==> inputs of trial 13 <==
==> flow/design.v <==
`timescale 1ns / 1ps
module FIFO(clk, rst, wr_en, rd_en, buf_in, buf_out, buf_empty, buf_full, fifo_counter);
input clk, rst, wr_en, rd_en;
input [7:0] buf_in;
output [7:0] buf_out;
output buf_empty, buf_full;
output [6:0] fifo_counter;
reg [7:0] buf_out;
reg buf_empty, buf_full;
reg [6:0] fifo_counter;
reg [5:0] rd_ptr, wr_ptr;
reg [7:0] buf_mem[63:0];
always@ (fifo_counter) begin
    buf_empty = (fifo_counter == 0);  
    buf_full = (fifo_counter == 64);  
end
always @(posedge clk or posedge rst) begin
    if( rst )  
        fifo_counter <= 0;
    else if((!buf_full && wr_en) && (!buf_empty && rd_en))  
        fifo_counter <= fifo_counter;
    else if (!buf_full && wr_en)  
        fifo_counter <= fifo_counter + 1;
    else if (!buf_empty && rd_en)  
        fifo_counter <= fifo_counter - 1;
    else  
        fifo_counter <= fifo_counter;
end
always @(posedge clk or posedge rst) begin
    if (rst)  
        buf_out <= 0;
    else begin
        if (rd_en && !buf_empty)
            buf_out <= buf_mem[rd_ptr];
        else  
            buf_out <= buf_out;
    end
end
always @(posedge clk) begin
    if (!buf_full && wr_en)
        buf_mem[wr_ptr] <= buf_in;
    else
        buf_mem[wr_ptr] <= buf_mem[wr_ptr];
end
always @(posedge clk or posedge rst) begin
    if(rst) begin
        wr_ptr <= 0;
        rd_ptr <= 0;
    end
    else begin
        if (!buf_full && wr_en)  
            wr_ptr <= wr_ptr + 1;
        else  
            wr_ptr <= wr_ptr;
        if (!buf_empty && rd_en)  
            rd_ptr <= rd_ptr + 1;
        else  
            rd_ptr <= rd_ptr;               
    end
end
endmodule
==> flow/run.sh <==
#!/bin/bash
# the make line also repeats each setting of config.mk as NAME=value (left out here)
make -C /OpenROAD-flow-scripts/flow DESIGN_CONFIG=/design/flow/config.mk WORK_HOME=/design/flow/orfs CLKGATE_MAP_FILE= finish
==> flow/config.mk <==
export PLATFORM = sky130hd
export DESIGN_NAME = FIFO
export DESIGN_NICKNAME = FIFO
export VERILOG_FILES = /design/flow/design.v
export SDC_FILE = /design/flow/constraint.sdc
export NUM_CORES = 4
export LEC_CHECK = 0
export ABC_AREA = 1
export CAP_MARGIN = 20
export CORE_ASPECT_RATIO = 1.42
export CORE_MARGIN = 2
export CORE_UTILIZATION = 72
export CTS_CLUSTER_DIAMETER = 158
export CTS_CLUSTER_SIZE = 10
export SLEW_MARGIN = 20
==> flow/constraint.sdc <==
create_clock -name core_clock -period 2.06 [get_ports {clk}]
set_input_delay 0.4120 -clock core_clock [delete_from_list [all_inputs] [get_ports {clk}]]
set_output_delay 0.4120 -clock core_clock [all_outputs]
set_load 0.01 [all_outputs]
==> inputs of trial 16, as changes to trial 13 <==
Settings changed: ABC_AREA 1 to default, CORE_ASPECT_RATIO 1.42 to default, CTS_CLUSTER_DIAMETER 158 to default, CTS_CLUSTER_SIZE 10 to 15, PLACE_DENSITY_LB_ADDON from default to 0.05, SETUP_SLACK_MARGIN from default to 0.59.
==> qor summary <==
quantity	trial 13	trial 16
1st-iter DRT viols	2110	2078
DP Cell Count	2611	1636
Final cell count without fillers	2746	1749
Global router's overall resource usage	0.367	0.357
Critical path required time	2.60 ns	2.51 ns
Design Area, Final	27300 µm²	25800 µm²
Portion of netlist area occupied by mux cells	0	0.145
Non-clock buffers	205	219
Final #Nets	2316	1344
Setup total negative slack	-7.37 ns	-268.65 ns
Total met3 wirelength after detailed routing	6.78 mm	6.87 mm
Amount of wire on met2 after detailed routing	31.3 mm	28.9 mm
Result of the run	finished with violations	finished with violations
Violated checks	negative setup slack	negative setup slack
Post-Synthesis Net Count	2155	1132
Tool warning count	32	30
1st-pass router iterations	5	6
Via count of the first global-routing pass	16500	12500
Group drawing the most power	combinational logic	registers
Y dimension of the die	217 µm	176 µm
Maximum resistive drop on vdd	1.28 mV	0.958 mV
Tapcells inserted	400	390

---

==> inputs of v13 <==
RTL: the design.v shown in full above, as it stands there.
make LEC_CHECK=0 CAP_MARGIN=20 CORE_MARGIN=2 CORE_UTILIZATION=41 SLEW_MARGIN=20 finish   # period 3.71 ns
run.sh (not shown) runs the stock make flow with config.mk's settings and CLKGATE_MAP_FILE=.
==> v14: changes against v13 <==
ABC_AREA = 0   (was not set)
CAP_MARGIN = 35   (was 20)
CORE_MARGIN = 5   (was 2)
CORE_UTILIZATION = 67   (was 41)
GPL_ROUTABILITY_DRIVEN = 1   (was not set)
MIN_ROUTING_LAYER = met2   (was not set)
PLACE_DENSITY = 0.45   (was not set)
==> flow/constraint.sdc (replaced) <==
create_clock -name core_clock -period 4.46 [get_ports {clk}]
set_input_delay 0.8920 -clock core_clock [delete_from_list [all_inputs] [get_ports {clk}]]
set_output_delay 0.8920 -clock core_clock [all_outputs]
set_load 0.01 [all_outputs]
==> v19: changes against v13 <==
ABC_AREA = 1   (was not set)
CORE_ASPECT_RATIO = 1.42   (was not set)
CORE_UTILIZATION = 72   (was 41)
CTS_CLUSTER_DIAMETER = 168   (was not set)
CTS_CLUSTER_SIZE = 10   (was not set)
PLACE_DENSITY_LB_ADDON = 0.06   (was not set)
==> flow/constraint.sdc (replaced) <==
create_clock -name core_clock -period 2.06 [get_ports {clk}]
set_input_delay 0.4120 -clock core_clock [delete_from_list [all_inputs] [get_ports {clk}]]
set_output_delay 0.4120 -clock core_clock [all_outputs]
set_load 0.01 [all_outputs]
==> v30: changes against v13 <==
ABC_AREA = 0   (was not set)
CAP_MARGIN = 35   (was 20)
CORE_MARGIN = 5   (was 2)
CORE_UTILIZATION = 67   (was 41)
GPL_ROUTABILITY_DRIVEN = 0   (was not set)
MIN_ROUTING_LAYER = met1   (was not set)
PLACE_DENSITY = 0.45   (was not set)
SETUP_SLACK_MARGIN = 1.02   (was not set)
==> flow/constraint.sdc (replaced) <==
create_clock -name core_clock -period 3.45 [get_ports {clk}]
set_input_delay 0.6900 -clock core_clock [delete_from_list [all_inputs] [get_ports {clk}]]
set_output_delay 0.6900 -clock core_clock [all_outputs]
set_load 0.01 [all_outputs]
==> summary.txt <==
Results of the flow run.

The report lists the violated layout checks as negative setup slack. The routed length on met2 stands at 32.4 mm. Warnings raised by the tools during the run amount to 30.

The tally of clock buffers in the finished layout stands at roughly 110. Total global-route track usage over all layers is 0.370. The floorplan step set the die width to 154 µm. The smallest setup slack after layout stands at -0.314 ns. The flow ran to the end, but the layout failed its checks. The data required time of the critical path stands at around 2.5 ns. The final tally of setup violations stands at 467.
the above is filed under v19

==> summary.txt <==
Results of the flow run.

The final tally of setup violations stands at 0. The smallest setup slack after layout stands at 0.284 ns. Summed over all nets, wire length on met2 after detailed routing comes to about 24 mm. For the worst setup path, the data required time is between 2 and 3 ns. STA classifies the critical path endpoint as a primary output. The tally of clock buffers in the finished layout stands at roughly 80. By instance count, the leading cell after synthesis is sky130_fd_sc_hd__edfxtp_1.

The die extent in x stands at 232 µm. The run finished with no timing, DRC or antenna violations. The largest clock skew in the final design stands at between 0.03 and 0.04 ns.

After layout, the minimum clock period comes to about 3.4 ns. In this run the tools logged warnings totalling 27.
the above is filed under v13

==> summary.txt <==
Results of the flow run.

The run finished with no timing, DRC or antenna violations. The final tally of setup violations stands at 0. VDD sags by at most 0.458 mV.

The layout has 69 clock buffers. The total routing usage reported by global routing stands at 0.404. TritonCTS built the clock tree. After detailed routing, the met2 layer carries 25.0 mm of wire.

The number of warnings in the stage logs stands at 30. The simple-gate portion of the synthesized area stands at 0.0333. Grouping stages by cell kind, the critical path spends the most delay in simple AND/OR/NAND/NOR gates.
the above is filed under v14

==> summary.txt <==
Results of the flow run.

The flow ran to the end and the layout has no timing, DRC or antenna violations. Summed over all routing layers, the global router reports a total usage of 0.289. Counting the clock-network buffers in the layout gives 62. The routed length on met2 stands at 25.0 mm. The data required time of the critical path stands at 3.89 ns. The leakage component of the power stands at approximately 8.7 nW. The final tally of setup violations stands at 0. The smallest setup slack after layout stands at 0.703 ns.
the above is filed under v30


---

==> inputs of build 76 <==
Starts from the design.v that is shown in full above.
==> flow/config.mk <==
export PLATFORM = sky130hd
export DESIGN_NAME = FIFO
export DESIGN_NICKNAME = FIFO
export VERILOG_FILES = /design/flow/design.v
export SDC_FILE = /design/flow/constraint.sdc
export NUM_CORES = 4
export LEC_CHECK = 0
export ABC_AREA = 1
export CAP_MARGIN = 20
export CORE_ASPECT_RATIO = 1.42
export CORE_MARGIN = 2
export CORE_UTILIZATION = 72
export SLEW_MARGIN = 20
==> flow/constraint.sdc <==
create_clock -name core_clock -period 2.06 [get_ports {clk}]
set_input_delay 0.4120 -clock core_clock [delete_from_list [all_inputs] [get_ports {clk}]]
set_output_delay 0.4120 -clock core_clock [all_outputs]
set_load 0.01 [all_outputs]
==> build 87 (differences from build 76) <==
ABC_AREA = unset   (was 1)
CORE_ASPECT_RATIO = unset   (was 1.42)
CORE_UTILIZATION = 40   (was 72)
==> flow/constraint.sdc (replaced) <==
create_clock -name core_clock -period 3.12 [get_ports {clk}]
set_input_delay 0.6240 -clock core_clock [delete_from_list [all_inputs] [get_ports {clk}]]
set_output_delay 0.6240 -clock core_clock [all_outputs]
set_load 0.01 [all_outputs]
==> notes <==
Build 76 ran to the end with violations: negative setup slack. Build 87 completed without violations. Against build 76, the non-clock buffer count of build 87 is lower by 61. In build 76 the register-to-register slack is lower than in build 87, by 0.47 ns. The first-iteration DRC count of build 76 is 2.5 times that of build 87. Against build 76, the routed wire length of build 87 is smaller by about 24%. Between build 76 and build 87, the lower cell count is in build 87 (gap 37%, measured against build 87). Sequential share of layout area: build 87 is higher than build 76 (6.0 points). In build 87 the core utilization is lower than in build 76, by 39 points. Between build 76 and build 87, the lower via count is in build 87 (gap 56%, measured against build 87).

---

==> raven: inputs <==
Starts from the design.v that is shown in full above.
==> flow/config.mk <==
export PLATFORM = sky130hd
export DESIGN_NAME = FIFO
export DESIGN_NICKNAME = FIFO
export VERILOG_FILES = /design/flow/design.v
export SDC_FILE = /design/flow/constraint.sdc
export NUM_CORES = 4
export LEC_CHECK = 0
export CAP_MARGIN = 5
export CORE_MARGIN = 2
export CORE_UTILIZATION = 66
export CTS_CLUSTER_SIZE = 54
export SLEW_MARGIN = 20
export TNS_END_PERCENT = 5
==> flow/constraint.sdc <==
create_clock -name core_clock -period 4.1 [get_ports {clk}]
set_input_delay 0.8200 -clock core_clock [delete_from_list [all_inputs] [get_ports {clk}]]
set_output_delay 0.8200 -clock core_clock [all_outputs]
set_load 0.01 [all_outputs]
==> violet: changes against raven <==
--- a/flow/config.mk
+++ b/flow/config.mk
@@ -7,7 +7,9 @@
 export LEC_CHECK = 0
-export CAP_MARGIN = 5
+export ABC_AREA = 1
+export CAP_MARGIN = 20
 export CORE_MARGIN = 2
-export CORE_UTILIZATION = 66
-export CTS_CLUSTER_SIZE = 54
+export CORE_UTILIZATION = 72
+export CTS_CLUSTER_DIAMETER = 30
+export PLACE_DENSITY_LB_ADDON = 0.06
+export SETUP_SLACK_MARGIN = 0.58
 export SLEW_MARGIN = 20
-export TNS_END_PERCENT = 5
==> flow/constraint.sdc (replaced) <==
create_clock -name core_clock -period 2.08 [get_ports {clk}]
set_input_delay 0.4160 -clock core_clock [delete_from_list [all_inputs] [get_ports {clk}]]
set_output_delay 0.4160 -clock core_clock [all_outputs]
set_load 0.01 [all_outputs]
==> summary.txt <==
result of the run: timing/DRC/antenna clean
proportion of power drawn by flip-flops and latches: 43.2%
Resize count post-CTS: 0
instance count along the most critical hold path: 1
the above is filed under raven

==> summary.txt <==
result of the run: aborted with a tool error
Resize count post-CTS: 248
First Err: [ERROR GRT-0232] Routing congestion too high. Check the congestion heatmap in the GUI.
terminating stage of the flow: global routing (5_1_grt)
the above is filed under violet


---

==> inputs of v17 <==
Starts from the design.v that is shown in full above.
clock: 2.08 ns
lec_check: 0
cap_margin: 20
core_margin: 2
core_utilization: 70
slew_margin: 20
==> v5: changes against v17 <==
--- a/flow/config.mk
+++ b/flow/config.mk
@@ -7,5 +7,8 @@
 export LEC_CHECK = 0
-export CAP_MARGIN = 20
+export CAP_MARGIN = 5
 export CORE_MARGIN = 2
-export CORE_UTILIZATION = 70
+export CORE_UTILIZATION = 72
+export CTS_CLUSTER_SIZE = 54
+export PLACE_DENSITY = 0.66
 export SLEW_MARGIN = 20
+export TNS_END_PERCENT = 5
==> flow/constraint.sdc (replaced) <==
create_clock -name core_clock -period 4.74 [get_ports {clk}]
set_input_delay 0.9480 -clock core_clock [delete_from_list [all_inputs] [get_ports {clk}]]
set_output_delay 0.9480 -clock core_clock [all_outputs]
set_load 0.01 [all_outputs]
==> v34: changes against v17 <==
--- a/flow/config.mk
+++ b/flow/config.mk
@@ -7,5 +7,6 @@
 export LEC_CHECK = 0
+export ABC_AREA = 1
 export CAP_MARGIN = 20
 export CORE_MARGIN = 2
-export CORE_UTILIZATION = 70
+export CORE_UTILIZATION = 16
 export SLEW_MARGIN = 20
==> flow/constraint.sdc (replaced) <==
create_clock -name core_clock -period 2.05 [get_ports {clk}]
set_input_delay 0.4100 -clock core_clock [delete_from_list [all_inputs] [get_ports {clk}]]
set_output_delay 0.4100 -clock core_clock [all_outputs]
set_load 0.01 [all_outputs]
==> results <==
v17 ran to the end with violations: setup timing. v5 ran to the end with no violations. v34 reached the layout checks and failed them: setup timing. Non-clock buffer count: v34 > v17 > v5. Design area: v5 < v17 < v34. Between v34 and v5, the lower sequential power is in v5 (gap 120%, measured against v5). Power, highest first: v34, v17, v5. In v34 the combinational power is larger than in v17, by 57%. Setup slack: v34 is higher than v17 (0.37 ns). Of v17 and v34, v34 has the higher area after synthesis (gap 7.0%, measured against v34). In v34 the synthesized cell count is higher than in v5, by about 90%.
==> figures <==
Run status: v34 complete, but fails checks; v5 finished clean; v17 complete, but fails checks
Violated checks: v34 setup timing; v5 -; v17 setup timing
Maximum number of pins on one net before global-route repair: v34 65; v5 80; v17 65
Detailed-routing iteration count for the pre-antenna-repair pass: v34 5; v5 6; v17 5
Comb power frac: v34 43.2%; v5 26.9%; v17 33.1%
Number of clock buffer instances in the layout: v34 72; v5 61; v17 63
OpenROAD warning count: v34 30; v5 29; v17 32
Pint: v34 24380 uW; v5 9360 uW; v17 22830 uW
Xor/xnor share: v34 0.4955%; v5 0.7259%; v17 0.7259%
Post-detail-place hpwl: v34 38390 um; v5 29430 um; v17 31230 um
Clock network fraction of design power: v34 23.8%; v5 29.1%; v17 27.2%
Final layout net count: v34 2360; v5 1175; v17 1332
Total power: v34 39600 uW; v5 13480 uW; v17 32880 uW
Placeable core area: v34 0.1431 mm2; v5 0.02940 mm2; v17 0.02987 mm2
Fin Hold WS: v34 0.2005 ns; v5 0.5230 ns; v17 0.1868 ns
Via/cell ratio: v34 3.730; v5 6.950; v17 6.672
Leakage power: v34 0.01133 uW; v5 0.007723 uW; v17 0.008619 uW
#MultiIn Comb: v34 1300; v5 501; v17 501
Power is estimated from default activity; no workload was simulated.
